run A:
## subbytes
module subbytes#(
    parameter SBOX_WIDTH = 8,
    parameter SBOX_DEPTH = 256,
    parameter DATA_WIDTH = 16
)(
    input clk,
    input reset_n,
    input sbox_valid, 
    input [SBOX_WIDTH-1:0] sbox_out,
    input tvalid,
    input [DATA_WIDTH-1:0] in,       
    output reg valid,
    output reg [DATA_WIDTH-1:0] out       
);
    localparam NUM_BYTES = DATA_WIDTH / 8;
    reg [7:0] index;
    reg sbox_ready;
    reg [7:0] sbox_slice [0:NUM_BYTES-1][0:255];
    integer i;
    genvar g;
    always @(posedge clk or negedge reset_n) begin
        if (!reset_n) begin
            index <= 0;
            sbox_ready <= 0;
        end else if (sbox_valid && !sbox_ready) begin
            index <= index + 1;
            if (index == SBOX_DEPTH - 1) sbox_ready <= 1;
        end
    end
    generate
        for (g = 0; g < NUM_BYTES; g = g + 1) begin : MEM_WRITE
            always @(posedge clk) begin
                if (sbox_valid && !sbox_ready) begin
                    sbox_slice[g][index] <= sbox_out;
                end
            end
        end
    endgenerate
    wire [7:0] ram_read_data [0:NUM_BYTES-1];
    generate
        for (g = 0; g < NUM_BYTES; g = g + 1) begin : MEM_ASYNC_READ
            assign ram_read_data[g] = sbox_slice[g][in[g*8 +: 8]];
        end
    endgenerate
    always @(posedge clk or negedge reset_n) begin
        if (!reset_n) begin
            valid <= 0;
            out <= 0;
        end else begin
            if (tvalid && sbox_ready) valid <= 1;
            else valid <= 0;
            if (tvalid && sbox_ready) begin
                for (i = 0; i < NUM_BYTES; i = i + 1) begin
                    out[i*8 +: 8] <= ram_read_data[i];
                end
            end
        end
    end
endmodule
export LEC_CHECK = 0
export CAP_MARGIN = 20
export CORE_MARGIN = 2
export CORE_UTILIZATION = 70
export SETUP_SLACK_MARGIN = 1.01
export SLEW_MARGIN = 20
create_clock -name core_clock -period 3.61 [get_ports {clk}]
run.sh (not shown) runs the stock make flow with config.mk's settings and CLKGATE_MAP_FILE=.
Input changes introduced in run B (baseline for comparison: run A):
- PLACE_DENSITY now 0.6, previously not set
- CORE_UTILIZATION now 15, was 70
- SETUP_SLACK_MARGIN no longer set, was 1.01
- the clock period (ns, I/O delays scaled along) now 5.84, was 3.61
### Flow results
- Run B reached the final stage; the timing, design-rule and antenna checks on its layout passed.
- Final area (run B over run A): increase, 1400 um^2
- A start point of the critical path of in[13] is what run B shows, while index[2]$_DFFE_PN0P_ belongs to run A.
- Changes observed in run B relative to run A: count of placed standard cells in the final layout, fillers left out went up; area of the die went up; synthesized cell count did not really move.
Modified inputs, run C compared to run B
- an added GPL_TIMING_DRIVEN of 1
- a change of CAP_MARGIN from 20 to 25
- an added CTS_CLUSTER_SIZE of 14
- a deleted PLACE_DENSITY that had been 0.6
- an added SETUP_SLACK_MARGIN of 0.45
- an added ABC_AREA of 1
- an added PLACE_DENSITY_LB_ADDON of 0.06
- an added MIN_ROUTING_LAYER of met1
- an added GPL_ROUTABILITY_DRIVEN of 0
- an added CTS_CLUSTER_DIAMETER of 331
- a change of SLEW_MARGIN from 20 to 35
- a change of CORE_UTILIZATION from 15 to 72
- an added CORE_ASPECT_RATIO of 0.8
- an added CELL_PAD_IN_SITES_GLOBAL_PLACEMENT of 0
- an added MAX_ROUTING_LAYER of met5
- a change of the clock period (ns, I/O delays scaled along) from 5.84 to 3.24
[summary]
Per the comparison of run C with run B, non-clock buffer count now sits higher, gate count after technology mapping higher, final core utilization grew by 61 points.
The inputs of run D differ from those of run C as listed below.
- PLACE_DENSITY now 0.6, previously not set
- CAP_MARGIN now 20, was 25
- PLACE_DENSITY_LB_ADDON no longer set, was 0.06
- CORE_ASPECT_RATIO no longer set, was 0.8
- GPL_TIMING_DRIVEN no longer set, was 1
- SETUP_SLACK_MARGIN now 0.37, was 0.45
- ABC_AREA no longer set, was 1
- CTS_CLUSTER_SIZE no longer set, was 14
- SLEW_MARGIN now 20, was 35
- CELL_PAD_IN_SITES_GLOBAL_PLACEMENT no longer set, was 0
- GPL_ROUTABILITY_DRIVEN no longer set, was 0
- MIN_ROUTING_LAYER no longer set, was met1
- CTS_CLUSTER_DIAMETER no longer set, was 331
- MAX_ROUTING_LAYER no longer set, was met5
- the clock period (ns, I/O delays scaled along) now 3.25, was 3.24
## What came out
- The flow did not stop early for run D: all stages ran, and the layout cleared the timing, design-rule and antenna checks.
- Run comparison: run D critical path's slowest cell sky130_fd_sc_hd__a21oi_1; run C critical path's slowest cell sky130_fd_sc_hd__inv_16
- Run D: post-detailed-route via-to-cell ratio 0.73 above run C
- Changes observed in run D relative to run C: largest stage delay on the critical path grew by 0.25 ns, count of vias placed by the detailed router shrank by 29%, post-synthesis area per instance grew by about 90%, final worst-path setup slack shrank by 0.24 ns.
